==> flow/design.v <==
module enc_bundler(
	input wire 						bundling_features,
    input wire [617-1:0]	bits_to_bundle,
    output wire 					thresholded_bit
    );
	localparam integer ENCODING_BIT_THR = 6;
    logic [1:0] tree_add_lvl_0	[0:307];
    wire  [2:0] tree_add_lvl_1	[0:153];
    wire  [3:0] tree_add_lvl_2	[0:76];
    wire  [4:0] tree_add_lvl_3	[0:38];
    wire  [5:0] tree_add_lvl_4	[0:18];
    wire  [6:0] tree_add_lvl_5	[0:9];
    wire  [7:0] tree_add_lvl_6	[0:4];
    wire  [8:0] tree_add_lvl_7	[0:1];
    wire  [9:0] tree_add_lvl_8;
    wire  [9:0] accumulated_sum;
	always_comb begin
			for (int i = 0; i < 308; i++ ) begin
			  tree_add_lvl_0[i] = bits_to_bundle[2*i] + bits_to_bundle[(2*i)+1];
			end
	end
    for (genvar i = 0; i < 154; i++ ) begin
      assign tree_add_lvl_1[i] = tree_add_lvl_0[2*i] + tree_add_lvl_0[(2*i)+1];
    end
    for (genvar i = 0; i < 77; i++ ) begin
      assign tree_add_lvl_2[i] = tree_add_lvl_1[2*i] + tree_add_lvl_1[(2*i)+1];
    end
    for (genvar i = 0; i < 38; i++ ) begin
      assign tree_add_lvl_3[i] = tree_add_lvl_2[2*i] + tree_add_lvl_2[(2*i)+1];
    end
    assign tree_add_lvl_3[38] = tree_add_lvl_2[76] + bits_to_bundle[616];
    for (genvar i = 0; i < 19; i++ ) begin
      assign tree_add_lvl_4[i] = tree_add_lvl_3[2*i] + tree_add_lvl_3[(2*i)+1];
    end
    for (genvar i = 0; i < 9; i++ ) begin
      assign tree_add_lvl_5[i] = tree_add_lvl_4[2*i] + tree_add_lvl_4[(2*i)+1];
    end
    assign tree_add_lvl_5[9] = tree_add_lvl_4[18] + tree_add_lvl_3[38];
    for (genvar i = 0; i < 5; i++ ) begin
      assign tree_add_lvl_6[i] = tree_add_lvl_5[2*i] + tree_add_lvl_5[(2*i)+1];
    end
    for (genvar i = 0; i < 2; i++ ) begin
      assign tree_add_lvl_7[i] = tree_add_lvl_6[2*i] + tree_add_lvl_6[(2*i)+1];
    end
    assign tree_add_lvl_8 = tree_add_lvl_7[0] + tree_add_lvl_7[1];
    assign accumulated_sum = tree_add_lvl_8 + tree_add_lvl_6[4]; 
    assign thresholded_bit = (accumulated_sum > ENCODING_BIT_THR) ? 1'b1 : 1'b0;
endmodule  
module enc_bundler_top(
	input  wire 						clk,
	input  wire 						nrst,
	input  wire 						bundling_features,
	input  wire [617-1:0]	bits_to_bundle,
	output logic 						encoded_bit
	);
	wire thresholded_bit;
	enc_bundler ENC_BUNDLER(
		.bundling_features					(bundling_features),
		.bits_to_bundle						(bits_to_bundle),
		.thresholded_bit					(thresholded_bit)
	);
	always_ff @(posedge clk or negedge nrst) begin
		if (!nrst) begin
			encoded_bit <= 1'b0;
		end
		else if (bundling_features) begin
			encoded_bit <= thresholded_bit;
		end
		else begin
			encoded_bit <= encoded_bit;
		end
	end
endmodule
clock: 12.5 ns
lec_check: 0
abc_area: 0
cap_margin: 20
cell_pad_in_sites_detail_placement: 2
cell_pad_in_sites_global_placement: 1
core_aspect_ratio: 1.94
core_margin: 2
core_utilization: 55
cts_cluster_diameter: 320
cts_cluster_size: 85
gpl_routability_driven: 0
hold_slack_margin: 0.17
place_density_lb_addon: 0.04
setup_slack_margin: -0.85
slew_margin: 20
tns_end_percent: 60
run.sh (not shown) runs the stock make flow with config.mk's settings and CLKGATE_MAP_FILE=.
The baseline never finished: it broke off in 3_5_place_dp.
==> next run, changes <==
Settings changed: ABC_AREA 0 to 1, CELL_PAD_IN_SITES_DETAIL_PLACEMENT 2 to unset, CELL_PAD_IN_SITES_GLOBAL_PLACEMENT 1 to 2, CORE_ASPECT_RATIO 1.94 to 0.5, CORE_UTILIZATION 55 to 40, CTS_CLUSTER_DIAMETER 320 to 198, CTS_CLUSTER_SIZE 85 to unset, GPL_ROUTABILITY_DRIVEN 0 to unset, HOLD_SLACK_MARGIN 0.17 to 0.15, PLACE_DENSITY_LB_ADDON 0.04 to unset, SETUP_SLACK_MARGIN -0.85 to unset, TNS_END_PERCENT 60 to unset.
=> The changed run produced a clean layout; die size came out higher by 37%; area after synthesis came out higher by 0.51%; synthesized cell count came out higher by 2.1%.
==> next run, changes <==
Settings changed: ABC_AREA 1 to unset, CELL_PAD_IN_SITES_GLOBAL_PLACEMENT 2 to unset, CORE_ASPECT_RATIO 0.5 to unset, CORE_UTILIZATION 40 to 55, CTS_CLUSTER_DIAMETER 198 to 272, CTS_CLUSTER_SIZE set to 90, GPL_TIMING_DRIVEN set to 0, HOLD_SLACK_MARGIN 0.15 to unset, MIN_ROUTING_LAYER set to met1, PLACE_DENSITY set to 0.61, TNS_END_PERCENT set to 5.
After rerunning:
- setup slack degrades by 0.35 ns
- synthesized area fell by 0.51%
- wire length rose by 5.7%
- register-to-register slack degrades by 0.21 ns

Starts from the design.v that is shown in full above.
Settings: LEC_CHECK=0, ABC_AREA=1, CAP_MARGIN=20, CORE_MARGIN=2, CORE_UTILIZATION=72, CTS_CLUSTER_DIAMETER=313, CTS_CLUSTER_SIZE=76, PLACE_DENSITY_LB_ADDON=0.01, SETUP_SLACK_MARGIN=1.29, SLEW_MARGIN=20; clock period 5.2 ns.
The starting point died in I/O pin placement (3_2_place_iop).
Change:
- ABC_AREA: 1 -> unset
- CORE_UTILIZATION: 72 -> 56
- CTS_CLUSTER_DIAMETER: 313 -> unset
- CTS_CLUSTER_SIZE: 76 -> unset
- PLACE_DENSITY_LB_ADDON: 0.01 -> unset
- SETUP_SLACK_MARGIN: 1.29 -> unset
- clock period: 5.2 -> 6.53 ns (I/O delays scaled with it)
This time the run finished but fails on setup timing.
Die area climbs by a quarter to a third.
Area after synthesis came out lower slightly.
Synthesized cell count drops by a few percent.
Change:
- CELL_PAD_IN_SITES_GLOBAL_PLACEMENT: unset -> 1
- CORE_ASPECT_RATIO: unset -> 0.54
- CORE_UTILIZATION: 56 -> 57
- CTS_CLUSTER_DIAMETER: unset -> 224
- CTS_CLUSTER_SIZE: unset -> 80
- GPL_ROUTABILITY_DRIVEN: unset -> 0
- GPL_TIMING_DRIVEN: unset -> 1
- MAX_ROUTING_LAYER: unset -> met5
- PLACE_DENSITY: unset -> 0.6
- SETUP_SLACK_MARGIN: unset -> 0.3
- SLEW_MARGIN: 20 -> 25
- TNS_END_PERCENT: unset -> 5
The changed run reached the layout checks and failed them: setup timing.
Setup slack loses 14 ps.
Register-to-register slack hardly moves.
Global-route usage goes up by 1.6 points.
Wire length increases by a few percent.
Synthesized cell count stays the same.
Change:
- CELL_PAD_IN_SITES_GLOBAL_PLACEMENT: 1 -> unset
- CORE_ASPECT_RATIO: 0.54 -> 0.5
- CORE_UTILIZATION: 57 -> 58
- CTS_CLUSTER_DIAMETER: 224 -> 316
- CTS_CLUSTER_SIZE: 80 -> 63
- GPL_TIMING_DRIVEN: 1 -> unset
- MAX_ROUTING_LAYER: met5 -> unset
- SETUP_SLACK_MARGIN: 0.3 -> unset
- TNS_END_PERCENT: 5 -> unset
Result: The changed run finished with setup timing left; core utilization went up by 0.93 points; hold slack loses 34 ps; via count went down by about 0.8%; cell area is about the same.

// enc_bundler_top: RTL as listed in full above, without the edits since
Settings: LEC_CHECK=0, CAP_MARGIN=20, CORE_ASPECT_RATIO=0.5, CORE_MARGIN=2, CORE_UTILIZATION=58, CTS_CLUSTER_DIAMETER=316, CTS_CLUSTER_SIZE=63, GPL_ROUTABILITY_DRIVEN=0, PLACE_DENSITY_LB_ADDON=0.0, SETUP_SLACK_MARGIN=1.84, SLEW_MARGIN=25, TNS_END_PERCENT=5; clock period 6.53 ns.
The starting point finished but failed the layout checks on negative setup slack.
Change:
==> flow/config.mk (replaced) <==
export PLATFORM = sky130hd
export DESIGN_NAME = enc_bundler_top
export DESIGN_NICKNAME = enc_bundler_top
export VERILOG_FILES = /design/flow/design.v
export SDC_FILE = /design/flow/constraint.sdc
export NUM_CORES = 4
export LEC_CHECK = 0
export CAP_MARGIN = 20
export CORE_MARGIN = 2
export CORE_UTILIZATION = 40
export PLACE_DENSITY = 0.6
export SLEW_MARGIN = 20
==> flow/constraint.sdc (replaced) <==
create_clock -name core_clock -period 12.5 [get_ports {clk}]
set_input_delay 2.5000 -clock core_clock [delete_from_list [all_inputs] [get_ports {clk}]]
set_output_delay 2.5000 -clock core_clock [all_outputs]
set_load 0.01 [all_outputs]
=>
- This time the run finished with timing, DRC and antenna clean
- worst setup slack is better by 4.8 ns
- wire length goes up by a few percent
- final area barely changes
- via count drops by a few percent
- die size is higher by well over a third
- global-route usage went down by 9.3 points
- synthesized area stays the same
Change:
--- a/flow/config.mk
+++ b/flow/config.mk
@@ -7,6 +7,15 @@
 export LEC_CHECK = 0
 export CAP_MARGIN = 20
+export CELL_PAD_IN_SITES_GLOBAL_PLACEMENT = 1
+export CORE_ASPECT_RATIO = 0.5
 export CORE_MARGIN = 2
-export CORE_UTILIZATION = 40
-export PLACE_DENSITY = 0.6
+export CORE_UTILIZATION = 45
+export CTS_CLUSTER_DIAMETER = 333
+export CTS_CLUSTER_SIZE = 82
+export GPL_ROUTABILITY_DRIVEN = 1
+export GPL_TIMING_DRIVEN = 0
+export MAX_ROUTING_LAYER = met5
+export PLACE_DENSITY = 0.38
+export SETUP_SLACK_MARGIN = -1.15
 export SLEW_MARGIN = 20
+export TNS_END_PERCENT = 10
What happened:
- The new run completed without violations
- routed wire length shrinks by a little under a tenth
- sequential share of layout area is about the same
- final cell count drops slightly
- via count came out lower by a few percent
- flip-flop count is unchanged
Change:
==> flow/config.mk (replaced) <==
export PLATFORM = sky130hd
export DESIGN_NAME = enc_bundler_top
export DESIGN_NICKNAME = enc_bundler_top
export VERILOG_FILES = /design/flow/design.v
export SDC_FILE = /design/flow/constraint.sdc
export NUM_CORES = 4
export LEC_CHECK = 0
export CAP_MARGIN = 20
export CELL_PAD_IN_SITES_DETAIL_PLACEMENT = 1
export CELL_PAD_IN_SITES_GLOBAL_PLACEMENT = 1
export CORE_ASPECT_RATIO = 0.54
export CORE_MARGIN = 2
export CORE_UTILIZATION = 56
export CTS_CLUSTER_DIAMETER = 224
export GPL_ROUTABILITY_DRIVEN = 1
export GPL_TIMING_DRIVEN = 1
export MAX_ROUTING_LAYER = met5
export PLACE_DENSITY_LB_ADDON = 0.15
export SETUP_SLACK_MARGIN = 0.3
export SLEW_MARGIN = 40
export TNS_END_PERCENT = 95
Now the flow died in global placement (3_3_place_gp) (FLW-0024).
Synthesized cell count does not change.
Die size shrinks by about a fifth.
Area after synthesis stays the same.
Change:
==> flow/config.mk (replaced) <==
export PLATFORM = sky130hd
export DESIGN_NAME = enc_bundler_top
export DESIGN_NICKNAME = enc_bundler_top
export VERILOG_FILES = /design/flow/design.v
export SDC_FILE = /design/flow/constraint.sdc
export NUM_CORES = 4
export LEC_CHECK = 0
export CAP_MARGIN = 20
export CORE_MARGIN = 2
export CORE_UTILIZATION = 55
export CTS_CLUSTER_DIAMETER = 272
export CTS_CLUSTER_SIZE = 90
export MIN_ROUTING_LAYER = met1
export PLACE_DENSITY = 0.83
export SETUP_SLACK_MARGIN = -1.15
export SLEW_MARGIN = 20
Effect:
- The changed run produced a clean layout
- die size is higher by 1.6%
- synthesized cell count stays the same
- synthesized area is unchanged

run A:
RTL: the design.v shown in full above, as it stands there.
clock: 6.53 ns
lec_check: 0
cap_margin: 20
core_margin: 2
core_utilization: 56
cts_cluster_diameter: 50
cts_cluster_size: 51
setup_slack_margin: 0.53
slew_margin: 20
Status run A: flow complete, layout not clean - setup timing
Relative to run A, the following input files were edited for run B:
- SETUP_SLACK_MARGIN removed (was 0.53)
- CTS_CLUSTER_DIAMETER changed from 50 to 198
- CELL_PAD_IN_SITES_GLOBAL_PLACEMENT newly set to 2
- CTS_CLUSTER_SIZE removed (was 51)
- CORE_UTILIZATION changed from 56 to 40
- the clock period (ns, I/O delays scaled along) changed from 6.53 to 12.5
[summary]
- Run B finished every step from synthesis to the final layout, and the layout passed the timing, design-rule and antenna checks.
- Fraction of standard cell area that is sequential across run B and run A: no real change.
Setup changes, run B to run C
- clearing CELL_PAD_IN_SITES_GLOBAL_PLACEMENT, which used to be 2
- swapping 198 for 272 in CTS_CLUSTER_DIAMETER
- putting CTS_CLUSTER_SIZE at 90 where nothing was set
- putting CORE_ASPECT_RATIO at 0.5 where nothing was set
- putting PLACE_DENSITY at 0.35 where nothing was set
- putting MIN_ROUTING_LAYER at met1 where nothing was set
- swapping 2 for 9 in CORE_MARGIN
- swapping 40 for 55 in CORE_UTILIZATION
### Flow results
- Sequential share of layout area essentially unchanged between run B and run C.
- Run C against run B: total number of multi-input combinational cells roughly the same; utilization of the core after routing rose 23 points; number of endpoints failing setup at the final stage comparable.
The following lists how run D was set up differently from run C:
- PLACE_DENSITY_LB_ADDON newly set to 0.29
- TNS_END_PERCENT newly set to 60
- CORE_ASPECT_RATIO changed from 0.5 to 1.94
- CELL_PAD_IN_SITES_DETAIL_PLACEMENT newly set to 2
- CORE_UTILIZATION changed from 55 to 40
- GPL_ROUTABILITY_DRIVEN newly set to 0
- CTS_CLUSTER_SIZE removed (was 90)
- CELL_PAD_IN_SITES_GLOBAL_PLACEMENT newly set to 1
- PLACE_DENSITY removed (was 0.35)
- MIN_ROUTING_LAYER removed (was met1)
- CORE_MARGIN changed from 9 to 2
- CTS_CLUSTER_DIAMETER changed from 272 to 39
- ABC_AREA newly set to 0
Notes after the runs:
- Stage in which a tool error killed run D: detailed placement (3_5_place_dp).
- Diff run D..run C | number of different library cells in the post-synthesis netlist | unchanged
- Across both runs, core region area was higher for run D than for run C.
- Run D has overall die width below what run C had.
- The floorplan core density of run D falls short of that of run C by 16 points.
Edits applied to the flow inputs when going from run D to run E:
- CELL_PAD_IN_SITES_GLOBAL_PLACEMENT removed (was 1)
- CORE_ASPECT_RATIO removed (was 1.94)
- CTS_CLUSTER_SIZE newly set to 90
- PLACE_DENSITY_LB_ADDON changed from 0.29 to 0.04
- CTS_CLUSTER_DIAMETER changed from 39 to 395
- CELL_PAD_IN_SITES_DETAIL_PLACEMENT removed (was 2)
- ABC_AREA removed (was 0)
- GPL_ROUTABILITY_DRIVEN removed (was 0)
- TNS_END_PERCENT removed (was 60)
- MIN_ROUTING_LAYER newly set to met2
- CORE_UTILIZATION changed from 40 to 27
## What came out
- Run E went all the way through the flow, and no timing, DRC or antenna check failed.
- Compared with run D, in run E floorplan net count did not really move, placeable core region went up, fraction of registers with async set or reset after synthesis did not really move.
- Note that the die span in x recorded for run D amounts to 0.60 times the value seen in run E.
- Run E against run D: vertical extent of the die now sits lower; placement row count decreased by 13 relative to the old numbers; area reported by Yosys stat now sits at about the same level.
- Taking run D as the reference, in run E synthesized cell count did not really move, die area went up by about 47%.
Modified inputs, run F compared to run E
- swapping met2 for met1 in MIN_ROUTING_LAYER
- swapping 395 for 272 in CTS_CLUSTER_DIAMETER
- swapping 2 for 8 in CORE_MARGIN
- putting CORE_ASPECT_RATIO at 1.97 where nothing was set
- swapping 27 for 55 in CORE_UTILIZATION
- putting SETUP_SLACK_MARGIN at -1.24 where nothing was set
Findings:
- The flip-flop and latch share of the layout cell area of run E and that of run F are within noise of each other.
- Core utilization (run F over run E): increase, 38 points
- Run F: full flow OK, the timing, design-rule and antenna checks passed
- Reported for run F and run E, clock skew turned out identical to the last digit.
- STATUS setup slack: run F loses against run E
- Changes observed in run F relative to run E: tightest hold margin moved down; maximum frequency ~0 delta; shortest period the worst path allows moved up.
- Run F vs run E: final area down by a few percent
- Summary of run F over run E: mux contribution to synthesized area level; total die area moved down.
